==> flow/design.v <==
`timescale 1ns / 1ps
module mac #(
	  parameter N = 16
    )(
    input clk,rst,ce,
    input [N-1:0] a,
    input [N-1:0] b,
    input [N-1:0] c,
    output reg [N-1:0] p
    );
always@(posedge clk)
 begin
    if(rst)
    begin
        p<=0;
    end
    else if(ce)
    begin
        p <= (a*b+c);
    end
 end
endmodule
module variable_shift_reg #(parameter width = 8, parameter size = 3) (
input clk,
input ce,
input rst,
input [width-1:0] data_in,
output [width-1:0] data_out
);
reg [width-1:0] sr [size-1:0];
generate
genvar i;
for(i = 0;i < size;i = i + 1)
begin
    always@(posedge clk)
    begin
        if(rst)
        begin
            sr[i] <= 'd0;
        end
        else
        begin
            if(ce)
            begin
                if(i == 'd0)
                begin
                    sr[i] <= data_in;
                end
                else
                begin
                    sr[i] <= sr[i-1];
                end
            end
        end
    end
end
endgenerate
assign data_out = sr[size-1];
endmodule
module convolver #(
parameter n = 9'h010,
parameter k = 9'h003,
parameter s = 1,
parameter N = 16
)(
input clk,
input ce,
input global_rst,
input [N-1:0] activation,
input [(k*k)*16-1:0] weight1,
output[N-1:0] conv_op,
output valid_conv,
output end_conv
);
reg [31:0] count,count2,count3,row_count;
reg en1,en2,en3;
wire [15:0] tmp [k*k+1:0];
wire [15:0] weight [0:k*k-1];
generate
	genvar l;
	for(l=0;l<k*k;l=l+1)
	begin
      assign weight [l][N-1:0] = weight1[N*l +: N];
	end
endgenerate
assign tmp[0] = 32'h0000000;
generate
genvar i;
  for(i = 0;i<k*k;i=i+1)
  begin: MAC
    if((i+1)%k ==0)
    begin
      if(i==k*k-1)
      begin
      mac #(.N(N)) mac(
        .clk(clk),
        .ce(ce),
        .rst(global_rst),
        .a(activation),
        .b(weight[i]),
        .c(tmp[i]),
        .p(conv_op)
        );
      end
      else
      begin
      wire [N-1:0] tmp2;
      mac #(.N(N)) mac(
        .clk(clk),
        .ce(ce),
        .rst(global_rst),
        .a(activation),
        .b(weight[i]),
        .c(tmp[i]),
        .p(tmp2)
        );
      variable_shift_reg #(.width(N),.size(n-k)) SR (
          .clk(clk),
          .ce(ce),
          .rst(global_rst),
          .data_in(tmp2),
          .data_out(tmp[i+1])
          );
      end
    end
    else
    begin
   mac #(.N(N)) mac2(
      .clk(clk),
      .ce(ce),
      .rst(global_rst),
      .a(activation),
      .b(weight[i]),
      .c(tmp[i]),
      .p(tmp[i+1])
      );
    end
  end
endgenerate
always@(posedge clk)
begin
  if(global_rst)
  begin
    count <=0;
    count2<=0;
    count3<=0;
    row_count <= 0;
    en1<=0;
    en2<=1;
    en3<=0;
  end
  else if(ce)
  begin
    if(count == (k-1)*n+k-1)
    begin
      en1 <= 1'b1;
      count <= count+1'b1;
    end
    else
    begin
      count<= count+1'b1;
    end
  if(en1 && en2)
  begin
    if(count2 == n-k)
    begin
      count2 <= 0;
      en2 <= 0 ;
      row_count <= row_count + 1'b1;
    end
    else
    begin
      count2 <= count2 + 1'b1;
    end
  end
  if(~en2)
  begin
  if(count3 == k-2)
  begin
    count3<=0;
    en2 <= 1'b1;
  end
  else
    count3 <= count3 + 1'b1;
  end
  if((((count2 + 1) % s == 0) && (row_count % s == 0))||(count3 == k-2)&&(row_count % s == 0)||(count == (k-1)*n+k-1))
  begin
    en3 <= 1;
  end
  else
    en3 <= 0;
  end
end
	assign end_conv = (count>= n*n+2) ? 1'b1 : 1'b0;
	assign valid_conv = (en1&&en2&&en3);
endmodule
clock: 12.4 ns
lec_check: 0
cap_margin: 20
core_margin: 2
core_utilization: 29
slew_margin: 20
run.sh (not shown) runs the stock make flow with config.mk's settings and CLKGATE_MAP_FILE=.
The starting point finished with timing, DRC and antenna clean.
Change:
Settings changed: ABC_AREA set to 1, CORE_UTILIZATION 29 to 70, CTS_CLUSTER_SIZE set to 32, SETUP_SLACK_MARGIN set to 0.67.
Clock period 12.4 ns to 3.64 ns, I/O delays scaled along.
=> Now the flow aborted during 5_1_grt. Synthesized area goes up by 6.0%. Die size goes down by 56%. Synthesized cell count goes up by 31%.
Change:
Settings changed: ABC_AREA 1 to unset, CTS_CLUSTER_SIZE 32 to 33, SETUP_SLACK_MARGIN 0.67 to unset.
Clock period 3.64 ns to 5.57 ns, I/O delays scaled along.
What happened: The new run finished but failed the layout checks on setup timing; area after synthesis shrinks by 5.7%; synthesized cell count is lower by 24%; die area drops by 5.6%.
Change:
Settings changed: CTS_CLUSTER_SIZE 33 to 37.
Clock period 5.57 ns to 6.36 ns, I/O delays scaled along.
This time the run finished clean.
Global-route usage falls by 0.31 points.
Synthesized cell count stays the same.
Routed wire length is lower by 4.7%.
Worst setup slack improves by 0.44 ns.
Via count goes down by 3.1%.

## job 6206
RTL: the design.v shown in full above, as it stands there.
clock: 3.99 ns
lec_check: 0
abc_area: 0
cap_margin: 20
cell_pad_in_sites_detail_placement: 1
cell_pad_in_sites_global_placement: 2
core_aspect_ratio: 1.33
core_margin: 6
core_utilization: 28
cts_cluster_diameter: 136
gpl_routability_driven: 0
max_routing_layer: met4
place_density_lb_addon: 0.22
slew_margin: 20
tns_end_percent: 35
Every stage of job 6206 finished as expected; the final checks, on the other hand, flagged negative setup slack, which means the layout fails.
What job 1684 does differently from job 6206 at the input level:
- a change of CAP_MARGIN from 20 to 40
- an added SETUP_SLACK_MARGIN of 1.48
- a deleted MAX_ROUTING_LAYER that had been met4
- an added PLACE_DENSITY of 0.61
- a deleted PLACE_DENSITY_LB_ADDON that had been 0.22
- a deleted CORE_ASPECT_RATIO that had been 1.33
- a change of CORE_MARGIN from 6 to 2
- a deleted CELL_PAD_IN_SITES_DETAIL_PLACEMENT that had been 1
- a deleted ABC_AREA that had been 0
- a change of TNS_END_PERCENT from 35 to 80
- a deleted CELL_PAD_IN_SITES_GLOBAL_PLACEMENT that had been 2
- a change of CORE_UTILIZATION from 28 to 40
- a deleted CTS_CLUSTER_DIAMETER that had been 136
- a change of the clock period (ns, I/O delays scaled along) from 3.99 to 7.29
## What came out
- Job 1684 finished end to end and its layout was clean on timing, DRC and antenna.
- Delta (job 1684 minus job 6206): final non-filler cell total now sits lower, critical path depth dropped about 8%.
- Job 6206 has higher power than job 1684.
- Compared with job 6206, vertical die dimension in job 1684 decreased by more than a quarter.
- Compared to job 6206, job 1684 has finished layout cell area about 9% lower.
- Job 1684 ends up with a largest net degree at the start of global routing that is 14 lower than in job 6206.
- The half-perimeter wire length of the detailed placement result reported for job 1684 is smaller than that of job 6206 by 25%.
#### Input delta (job 4956 over job 1684)
- CORE_UTILIZATION: 40 -> 70
- TNS_END_PERCENT: 80 -> unset
- CAP_MARGIN: 40 -> 20
- GPL_ROUTABILITY_DRIVEN: 0 -> unset
- CTS_CLUSTER_SIZE: unset -> 37
- PLACE_DENSITY: 0.61 -> unset
- SETUP_SLACK_MARGIN: 1.48 -> unset
- the clock period (ns, I/O delays scaled along): 7.29 -> 5.45
### Flow results
Looking at data required time at the worst endpoint across job 1684 and job 4956, the one that comes out higher is job 1684. As of job 4956, power per cell area had risen by more than a quarter compared to job 1684. Looking at switching share of power across job 1684 and job 4956, the one that comes out higher is job 1684. Delta(total antenna diodes in the routed design, job 4956 - job 1684) < 0. [job 4956] total wire length fell about 2% relative to job 1684. The final reports for job 4956 and job 1684 show met2 capacity usage during global routing higher in the former. Job 4956 -> stages 100% | layout checks FAIL | negative setup slack. Relative to job 1684, the amount of wire on met3 after detailed routing of job 4956 is higher by about 4%. Against job 1684, job 4956 comes in 2.5% higher on post-route cell area.
> inputs changed (job 4956 -> job 4250)
- CTS_CLUSTER_SIZE no longer set, was 37
- CORE_UTILIZATION now 40, was 70
- the clock period (ns, I/O delays scaled along) now 7.17, was 5.45
## What came out
Job 4250 went all the way through synthesis, placement and routing and the layout is clean on timing, DRC and antenna.
Length of routed met2 wiring delta for job 4250 relative to job 4956: about 8% lower
Against job 4956, met3 wire length in job 4250 fell by more than 10%.
Job 4956 -> job 4250: area of the core increased by more than half
Against job 4956, job 4250 reports a worst setup slack before clock tree synthesis that is higher.
Job 4250 and job 4956 ended up with nearly the same number of hold violations in the final report.
When job 4250 is measured against job 4956, its combinational power turns out 45% lower.
[compare] base=job 4956 new=job 4250: fraction of standard cell area that is sequential rose by 1.0 points, share of the clock period used by the worst path after layout fell by 14 points, part of the power in registers rose by 2.8 points.
Re switching portion of total power: job 4956 was lower than job 4250.

Starts from the design.v that is shown in full above.
Settings: LEC_CHECK=0, CAP_MARGIN=10, CORE_MARGIN=2, CORE_UTILIZATION=39, CTS_CLUSTER_SIZE=61, SLEW_MARGIN=20; clock period 8.0 ns.
Edit:
Settings changed: ABC_AREA set to 1, CELL_PAD_IN_SITES_GLOBAL_PLACEMENT set to 3, CORE_ASPECT_RATIO set to 1.2, CTS_CLUSTER_SIZE 61 to 33, GPL_TIMING_DRIVEN set to 0, MAX_ROUTING_LAYER set to met4, SLEW_MARGIN 20 to 40, TNS_END_PERCENT set to 30.
Outcome:
- The changed run completed without violations
- maximum frequency decreases by roughly a tenth
- hold slack gets worse by 0.030 ns
- sequential power goes up by a few percent
- design area grows by a little under a tenth
- clock power falls by a few percent
- utilization climbs by 0.40 points
- wire length is higher by well over a third
- cell count grows by a quarter to a third
- first-iteration DRC count rises by well over a third
Edit:
Settings changed: ABC_AREA 1 to not set, CAP_MARGIN 10 to 15, CELL_PAD_IN_SITES_GLOBAL_PLACEMENT 3 to not set, CORE_ASPECT_RATIO 1.2 to not set, CORE_UTILIZATION 39 to 72, CTS_CLUSTER_SIZE 33 to 37, GPL_TIMING_DRIVEN 0 to not set, MAX_ROUTING_LAYER met4 to not set, SETUP_SLACK_MARGIN set to 0.78, SLEW_MARGIN 40 to 20, TNS_END_PERCENT 30 to not set.
Clock period 8.0 ns to 6.36 ns, I/O delays scaled along.
Effect: The changed run completed with no timing, DRC or antenna violations. Global-route usage went up by 3.4 points. Sequential power went up by 21%. Die area went down by 49%. Routed wire length went down by 40%. Non-clock buffer count went up by 102. Final area went down by 1.3%. Hold slack gains 0.027 ns. Power went up by 44%. Register-to-register slack loses 1.4 ns. Flip-flop count stays the same. Clock-buffer cell count went down by 23.
Edit:
Settings changed: CAP_MARGIN 15 to 20, CORE_UTILIZATION 72 to 70, PLACE_DENSITY_LB_ADDON set to 0.0, SETUP_SLACK_MARGIN 0.78 to 1.57, TNS_END_PERCENT set to 10.
Clock period 6.36 ns to 5.45 ns, I/O delays scaled along.
Result: With this change the flow completed, yet does not pass: setup timing; utilization goes down by 0.76 points; clock-buffer cell count increases by 7; synthesized area stays the same; critical path depth climbs by 1.
Edit:
Settings changed: CORE_UTILIZATION 70 to 50, CTS_CLUSTER_SIZE 37 to not set, PLACE_DENSITY_LB_ADDON 0.0 to not set, SETUP_SLACK_MARGIN 1.57 to not set, TNS_END_PERCENT 10 to not set.
Clock period 5.45 ns to 7.17 ns, I/O delays scaled along.
=> This time the run went through all stages and came out clean; routed wire length came out lower by about 10%; power goes down by about 40%; die size rose by about 40%; sequential share of layout area climbs by 1.3 points; sequential power went down by 24%; worst hold slack gets worse by 0.0035 ns; cell area decreases by about 7%; final cell count increases by 0.93%; via count decreases by 8.8%; setup slack gets better by 0.95 ns; combinational power decreases by about 44%.
Edit:
Settings changed: CAP_MARGIN 20 to 15, CORE_UTILIZATION 50 to 72, CTS_CLUSTER_SIZE set to 37, HOLD_SLACK_MARGIN set to -0.1.
Clock period 7.17 ns to 6.36 ns, I/O delays scaled along.
After rerunning: Register-to-register slack is worse by 0.59 ns; total power is higher by 24%; sequential share of layout area shrinks by 0.37 points; clock-buffer cell count goes down by 10; final area came out higher by 2.0%; routed wire length goes up by 0.91%; non-clock buffer count grows by 221; die area went down by 30%.

// convolver: RTL as listed in full above, without the edits since
Settings: LEC_CHECK=0, CAP_MARGIN=20, CORE_MARGIN=2, CORE_UTILIZATION=66, SLEW_MARGIN=20; clock period 7.35 ns.
The starting point produced a clean layout.
Edit:
- CORE_UTILIZATION: 66 -> 72
- CTS_CLUSTER_SIZE: default -> 37
- PLACE_DENSITY_LB_ADDON: default -> 0.0
- SETUP_SLACK_MARGIN: default -> 1.61
- clock period: 7.35 -> 5.45 ns (I/O delays scaled with it)
This time the run completed, yet does not pass: negative setup slack.
Die area decreases by 8.2%.
Total power increases by 93%.
Via count increases by 17%.
Design area increases by 13%.
Sequential power increases by 36%.
Clock-buffer cell count decreases by 7.

old:
Starts from the design.v that is shown in full above.
Settings: LEC_CHECK=0, CAP_MARGIN=20, CORE_MARGIN=2, CORE_UTILIZATION=62, CTS_CLUSTER_DIAMETER=136, PLACE_DENSITY_LB_ADDON=0.29, SETUP_SLACK_MARGIN=0.17, SLEW_MARGIN=15, TNS_END_PERCENT=85; clock period 4.01 ns.
STATUS run=old STAGES=ALL_DONE FINAL_CHECKS=FAILED CAUSE=setup timing
The inputs of new differ from those of old as listed below.
- SETUP_SLACK_MARGIN now 1.51, was 0.17
- CORE_UTILIZATION now 40, was 62
- TNS_END_PERCENT no longer set, was 85
- PLACE_DENSITY_LB_ADDON no longer set, was 0.29
- SLEW_MARGIN now 20, was 15
- CTS_CLUSTER_DIAMETER no longer set, was 136
- the clock period (ns, I/O delays scaled along) now 7.17, was 4.01
## What came out
- Of old and new, just one finished clean: new.
- No crash in old: every stage finished, but the layout fails its final checks due to setup timing.
- Re routed via count divided by cell count: new is about 10% down on old.
- Taking old as the reference, in new setup slack of the worst register-to-register path saw an increase; clock network fraction of total power saw an increase; number of endpoints failing setup at the final stage saw a decrease.
- Clock distribution area overhead in the final layout, new and old: larger value in new
- Delta (new minus old): buffer-and-inverter tally for the worst setup path went up; setup slack after layout shows an increase of 2.68 ns; global-route wire length before repair -2100 um.
- Row maximum net fanout on the critical path: new higher / old lower

Setup of try-maple:
RTL: the design.v shown in full above, as it stands there.
Settings: LEC_CHECK=0, CAP_MARGIN=35, CELL_PAD_IN_SITES_DETAIL_PLACEMENT=2, CORE_MARGIN=4, CORE_UTILIZATION=40, CTS_CLUSTER_DIAMETER=268, GPL_ROUTABILITY_DRIVEN=0, MAX_ROUTING_LAYER=met4, PLACE_DENSITY=0.61, SETUP_SLACK_MARGIN=1.48, SLEW_MARGIN=20, TNS_END_PERCENT=15; clock period 8.5 ns.
try-maple got as far as global routing, where a tool error ended the run.
## Diff of input files: try-juniper against try-maple
- SETUP_SLACK_MARGIN: 1.48 -> 1.9
- SLEW_MARGIN: 20 -> 30
- CORE_MARGIN: 4 -> 9
- TNS_END_PERCENT: 15 -> 25
- the clock period (ns, I/O delays scaled along): 8.5 -> 8.45
==> comparison <==
- try-maple and try-juniper: no clean run
- try-maple: GRT-0116 in global routing -> run aborted
- try-juniper: it failed during global routing, and the tool reported ODB-0269.
- Cmp try-maple and try-juniper / buffers inserted during post-CTS setup optimization / lower: try-maple
- As far as distinct cell type count after synthesis goes, try-juniper and try-maple are indistinguishable; the numbers are identical.
- Against try-maple, try-juniper reports a number of clock buffers inserted by TritonCTS that is lower.
- try-maple → try-juniper: number of cells in the design after placement went down 44; overall die area went up 8200 um^2; starting density of the core held; fraction of the mapped netlist area in simple logic gates held; horizontal die size went up 2.5%.
- The setup slack at placement reported for try-juniper is greater than that of try-maple by 0.58 ns.
- The chip area line of the yosys report was comparable across try-maple and try-juniper.
- Synthesized instance count: try-maple vs try-juniper — no meaningful difference
Input changes introduced in try-nickel (baseline for comparison: try-juniper):
- TNS_END_PERCENT now 15, was 25
- SLEW_MARGIN now 20, was 30
- CORE_MARGIN now 8, was 9
- SETUP_SLACK_MARGIN now 1.48, was 1.9
- the clock period (ns, I/O delays scaled along) now 7.29, was 8.45
## What came out
try-nickel | ERROR | global routing. On net count after synthesis, try-juniper tracks try-nickel almost exactly. Comparing try-nickel against try-juniper, there is no change at all in fraction of synthesis flops using an asynchronous set or reset pin. Synthesized-area fraction occupied by xor and xnor cells: try-nickel vs try-juniper identical. Count of input and output buffers: try-nickel vs try-juniper identical. try-nickel -> try-juniper: number of distinct library cells after synthesis delta 0, exact match. Placed standard-cell area: try-juniper and try-nickel compared, lower one is try-juniper.
Power figures rest on the tool's default switching activity, not on a simulated workload.
